Setup of north:
// axis_matmul2x2
module axis_matmul2x2(
    input                       clk             ,
    input                       rst             ,
    input                       s_axis_tvalid   ,
    input     [31 : 0]          s_axis_tdata    ,
    input                       s_axis_tlast    ,
    output                      s_axis_tready   ,
    output                      m_axis_tvalid   ,
    output    [31 : 0]          m_axis_tdata    ,
    output                      m_axis_tlast    ,
    input                       m_axis_tready   
);
For scale: roughly 1400 cells after synthesis, ~72 I/O pins, roughly 14000 um^2 of cells after synthesis.
==> flow/config.mk <==
export PLATFORM = sky130hd
export DESIGN_NAME = axis_matmul2x2
export DESIGN_NICKNAME = axis_matmul2x2
export VERILOG_FILES = /design/flow/design.v
export SDC_FILE = /design/flow/constraint.sdc
export NUM_CORES = 4
export LEC_CHECK = 0
export CAP_MARGIN = 10
export CORE_MARGIN = 10
export CORE_UTILIZATION = 40
export CTS_CLUSTER_SIZE = 55
export MAX_ROUTING_LAYER = met5
export MIN_ROUTING_LAYER = met2
export PLACE_DENSITY_LB_ADDON = 0.21
export SETUP_SLACK_MARGIN = -0.23
export SLEW_MARGIN = 20
==> flow/constraint.sdc <==
create_clock -name core_clock -period 5.67 [get_ports {clk}]
set_input_delay 1.1340 -clock core_clock [delete_from_list [all_inputs] [get_ports {clk}]]
set_output_delay 1.1340 -clock core_clock [all_outputs]
set_load 0.01 [all_outputs]
run.sh (not shown) runs the stock make flow with config.mk's settings and CLKGATE_MAP_FILE=.
STATUS run=north STAGES=ALL_DONE FINAL_CHECKS=FAILED CAUSE=setup timing
Changes in south relative to north:
Settings: CTS_CLUSTER_SIZE: 55 -> unset; SETUP_SLACK_MARGIN: -0.23 -> unset; MIN_ROUTING_LAYER: met2 -> unset; MAX_ROUTING_LAYER: met5 -> unset; CORE_MARGIN: 10 -> 2; CORE_UTILIZATION: 40 -> 65; PLACE_DENSITY_LB_ADDON: 0.21 -> unset; CAP_MARGIN: 10 -> 20; the clock period (ns, I/O delays scaled along): 5.67 -> 3.98.
[summary]
- To summarise south: no stage aborted, but the layout did not pass its checks, failing on setup timing.
- The higher data required time of the critical path came out of north.
- Area enclosed by the die boundary: south < north
- On synthesis-to-finish area growth: south sits below north.

== the previous run ==
axis_matmul2x2 again, from the RTL that the note above started with.
## axis_matmul2x2
module axis_matmul2x2(
    input                       clk             ,
    input                       rst             ,
    input                       s_axis_tvalid   ,
    input     [31 : 0]          s_axis_tdata    ,
    input                       s_axis_tlast    ,
    output                      s_axis_tready   ,
    output                      m_axis_tvalid   ,
    output    [31 : 0]          m_axis_tdata    ,
    output                      m_axis_tlast    ,
    input                       m_axis_tready   
);
clock: 7.41 ns
lec_check: 0
abc_area: 0
cap_margin: 20
cell_pad_in_sites_global_placement: 3
core_aspect_ratio: 1.29
core_margin: 7
core_utilization: 52
cts_cluster_diameter: 57
cts_cluster_size: 22
hold_slack_margin: 0.07
place_density: 0.47
setup_slack_margin: -0.44
slew_margin: 10
In the summary table, the previous run is marked failed, with error GPL-0301 raised in 3_1_place_gp_skip_io.
### the previous run -> the current run
# the previous run
export LEC_CHECK = 0
export ABC_AREA = 0
export CAP_MARGIN = 20
export CELL_PAD_IN_SITES_GLOBAL_PLACEMENT = 3
export CORE_ASPECT_RATIO = 1.29
export CORE_MARGIN = 7
export CORE_UTILIZATION = 52
export CTS_CLUSTER_DIAMETER = 57
export CTS_CLUSTER_SIZE = 22
export HOLD_SLACK_MARGIN = 0.07
export PLACE_DENSITY = 0.47
export SETUP_SLACK_MARGIN = -0.44
export SLEW_MARGIN = 10
create_clock -name core_clock -period 7.41 [get_ports {clk}]
# the current run
export LEC_CHECK = 0
export CAP_MARGIN = 20
export CORE_MARGIN = 2
export CORE_UTILIZATION = 58
export SLEW_MARGIN = 20
create_clock -name core_clock -period 4.11 [get_ports {clk}]
[summary]
- The current run had finished all stages when the layout checks came back failing, citing negative setup slack.
- Compared with the previous run, in the current run floorplan net count level, die outline height moved down, yosys synthesis chip area level, initial core utilization moved up, summed instance area of the synthesized netlist level.

Starting RTL as in the previous note.
clock: 10.7 ns
lec_check: 0
cap_margin: 30
cell_pad_in_sites_detail_placement: 2
cell_pad_in_sites_global_placement: 0
core_margin: 2
core_utilization: 27
cts_cluster_diameter: 307
gpl_routability_driven: 1
max_routing_layer: met4
min_routing_layer: met2
place_density_lb_addon: 0.02
setup_slack_margin: 2.55
slew_margin: 25
tns_end_percent: 95
Rerun with:
CAP_MARGIN = 20   (was 30)
CELL_PAD_IN_SITES_DETAIL_PLACEMENT = unset   (was 2)
CELL_PAD_IN_SITES_GLOBAL_PLACEMENT = unset   (was 0)
CORE_UTILIZATION = 40   (was 27)
CTS_CLUSTER_DIAMETER = unset   (was 307)
GPL_ROUTABILITY_DRIVEN = unset   (was 1)
MAX_ROUTING_LAYER = unset   (was met4)
MIN_ROUTING_LAYER = unset   (was met2)
PLACE_DENSITY_LB_ADDON = unset   (was 0.02)
SETUP_SLACK_MARGIN = unset   (was 2.55)
SLEW_MARGIN = 20   (was 25)
TNS_END_PERCENT = unset   (was 95)
clock period = 7.5 ns   (was 10.7 ns; I/O delays follow)
Setup slack is worse by 3.0 ns.
Clock skew climbs by 0.0043 ns.
Combinational power went up by 35%.
Total power increases by 31%.

Setup of build 96:
Starting RTL as in the previous note.
## axis_matmul2x2
module axis_matmul2x2(
    input                       clk             ,
    input                       rst             ,
    input                       s_axis_tvalid   ,
    input     [31 : 0]          s_axis_tdata    ,
    input                       s_axis_tlast    ,
    output                      s_axis_tready   ,
    output                      m_axis_tvalid   ,
    output    [31 : 0]          m_axis_tdata    ,
    output                      m_axis_tlast    ,
    input                       m_axis_tready   
);
    wire [3:0]  io_in_a_0;
    wire [3:0]  io_in_a_1;
    wire [3:0]  io_in_b_0;
    wire [3:0]  io_in_b_1;
    wire [15:0] io_out_c_0;
    wire [15:0] io_out_c_1;
    assign io_in_a_0 = s_axis_tdata[00+:4];
    assign io_in_a_1 = s_axis_tdata[08+:4];
    assign io_in_b_0 = s_axis_tdata[16+:4];
    assign io_in_b_1 = s_axis_tdata[24+:4];
    assign m_axis_tdata = {io_out_c_1,io_out_c_0};
    assign m_axis_tlast = m_axis_tvalid;
    top u_top(
        .clock        (clk              ),
        .reset        (rst              ),
        .io_in_valid  (s_axis_tvalid    ),
        .io_out_ready (s_axis_tready    ),
        .io_in_a_0    (io_in_a_0        ),
        .io_in_a_1    (io_in_a_1        ),
        .io_in_b_0    (io_in_b_0        ),
        .io_in_b_1    (io_in_b_1        ),
        .io_in_c_0    (16'b0            ),
        .io_in_c_1    (16'b0            ),
        .io_out_valid (m_axis_tvalid    ),
        .io_in_ready  (m_axis_tready    ),
        .io_out_c_0   (io_out_c_0       ),
        .io_out_c_1   (io_out_c_1       )
    );
endmodule
make LEC_CHECK=0 CAP_MARGIN=20 CELL_PAD_IN_SITES_DETAIL_PLACEMENT=1 CELL_PAD_IN_SITES_GLOBAL_PLACEMENT=1 CORE_MARGIN=10 CORE_UTILIZATION=47 GPL_ROUTABILITY_DRIVEN=0 PLACE_DENSITY=0.87 SLEW_MARGIN=20 TNS_END_PERCENT=85 finish   # period 7.83 ns
## Diff of input files: build 41 against build 96
- a deleted CELL_PAD_IN_SITES_GLOBAL_PLACEMENT that had been 1
- a change of CORE_MARGIN from 10 to 2
- a deleted CELL_PAD_IN_SITES_DETAIL_PLACEMENT that had been 1
- a change of CORE_UTILIZATION from 47 to 41
- a deleted GPL_ROUTABILITY_DRIVEN that had been 0
- a deleted PLACE_DENSITY that had been 0.87
- a deleted TNS_END_PERCENT that had been 85
- a change of the clock period (ns, I/O delays scaled along) from 7.83 to 7.16
==> comparison <==
- Build 41 vs build 96: met1 routing resource usage after global routing down
- Of build 41 and build 96, it is build 41 that has the higher portion of the clock cycle consumed by the worst path in the final layout.
- In the flow results for build 96 and build 41, the HPWL after detailed placement is smaller on build 41.
- Diff build 41..build 96 | number of antenna cells inserted | unchanged
- Highest cell delay on the worst timing path down 0.03 ns in build 41 wrt build 96
- Going from build 96 to build 41, the die area was shrunk.
- Compared build 96 against build 41; design area within noise.
- Core utilization (lower): build 41
Here is what was changed in the inputs of build 12 compared with build 41.
- an added TNS_END_PERCENT of 85
- a change of CORE_UTILIZATION from 41 to 47
- a change of the clock period (ns, I/O delays scaled along) from 7.16 to 7.5
### Flow results
Taking build 41 as the reference point, the largest net degree at the start of global routing of build 12 falls by 55.
Re wire length: build 12 is 380 µm down on build 41.
Looking only at highest achievable clock rate, and setting everything else aside, the lower value of build 41 and build 12 goes to build 12.
Side by side, number of resized instances in the post-cts repair step turned out lower in build 12 than in build 41.
Build 12 against build 41; fill cell instance count of the final layout is down by more than 10%.
The total power consumption of the routed design number comes out higher for build 41 vs build 12.
Between build 41 and build 12, the count of buffers inserted at the top-level ports does not differ in any meaningful way.
Combinational share of cell area: build 41 vs build 12, no meaningful difference
diff inputs: build 12 => build 63
- PLACE_DENSITY now 0.87, previously not set
- CELL_PAD_IN_SITES_GLOBAL_PLACEMENT now 1, previously not set
- the clock period (ns, I/O delays scaled along) now 7.83, was 7.5
[summary]
Build 63 against build 12; wire length on met1 is down slightly. Between build 63 and build 12, the wire length of the first global-routing pass does not differ in any meaningful way. In build 63 the sum of internal, switching and leakage power turned out 0.00029 W lower than in build 12. The fraction of power consumed by the clock network reported for build 63 is smaller than that of build 12 by 2.0 points. From build 12 to build 63, number of clock sinks did not move at all.
### build 63 -> build 80
- a change of CORE_UTILIZATION from 47 to 40
- a deleted CELL_PAD_IN_SITES_GLOBAL_PLACEMENT that had been 1
- a deleted TNS_END_PERCENT that had been 85
- a deleted PLACE_DENSITY that had been 0.87
- a change of the clock period (ns, I/O delays scaled along) from 7.83 to 7.16
Notes after the runs:
Build 80: full flow OK, the timing, design-rule and antenna checks passed
Build 63: full flow OK, the timing, design-rule and antenna checks passed
The largest net degree at the start of global routing reported for build 80 is smaller than that of build 63 by 9.
Changes observed in build 80 relative to build 63: via count has remained practically unchanged, worst slew slack as a fraction of its limit has increased, fraction of the cycle the final worst path needs has increased, signed area change from the synthesized netlist to the final layout has increased, design area has increased.

Starting RTL as in the previous note.
make LEC_CHECK=0 CAP_MARGIN=20 CELL_PAD_IN_SITES_DETAIL_PLACEMENT=1 CELL_PAD_IN_SITES_GLOBAL_PLACEMENT=3 CORE_MARGIN=10 CORE_UTILIZATION=57 GPL_ROUTABILITY_DRIVEN=0 GPL_TIMING_DRIVEN=0 MIN_ROUTING_LAYER=met2 SLEW_MARGIN=20 TNS_END_PERCENT=85 finish   # period 11.8 ns
The starting point never finished: it broke off in 3_1_place_gp_skip_io.
Edit:
Settings changed: CELL_PAD_IN_SITES_DETAIL_PLACEMENT 1 to default, CELL_PAD_IN_SITES_GLOBAL_PLACEMENT 3 to default, CORE_MARGIN 10 to 2, CORE_UTILIZATION 57 to 72, GPL_ROUTABILITY_DRIVEN 0 to default, GPL_TIMING_DRIVEN 0 to default, MIN_ROUTING_LAYER met2 to default, TNS_END_PERCENT 85 to default.
Clock period 11.8 ns to 9.59 ns, I/O delays scaled along.
Effect: With this change the flow finished clean. Area after synthesis is unchanged. Die area came out lower by about 34%. Synthesized cell count stays the same.
No activity file was given, so power comes from the tool's default toggle rates.
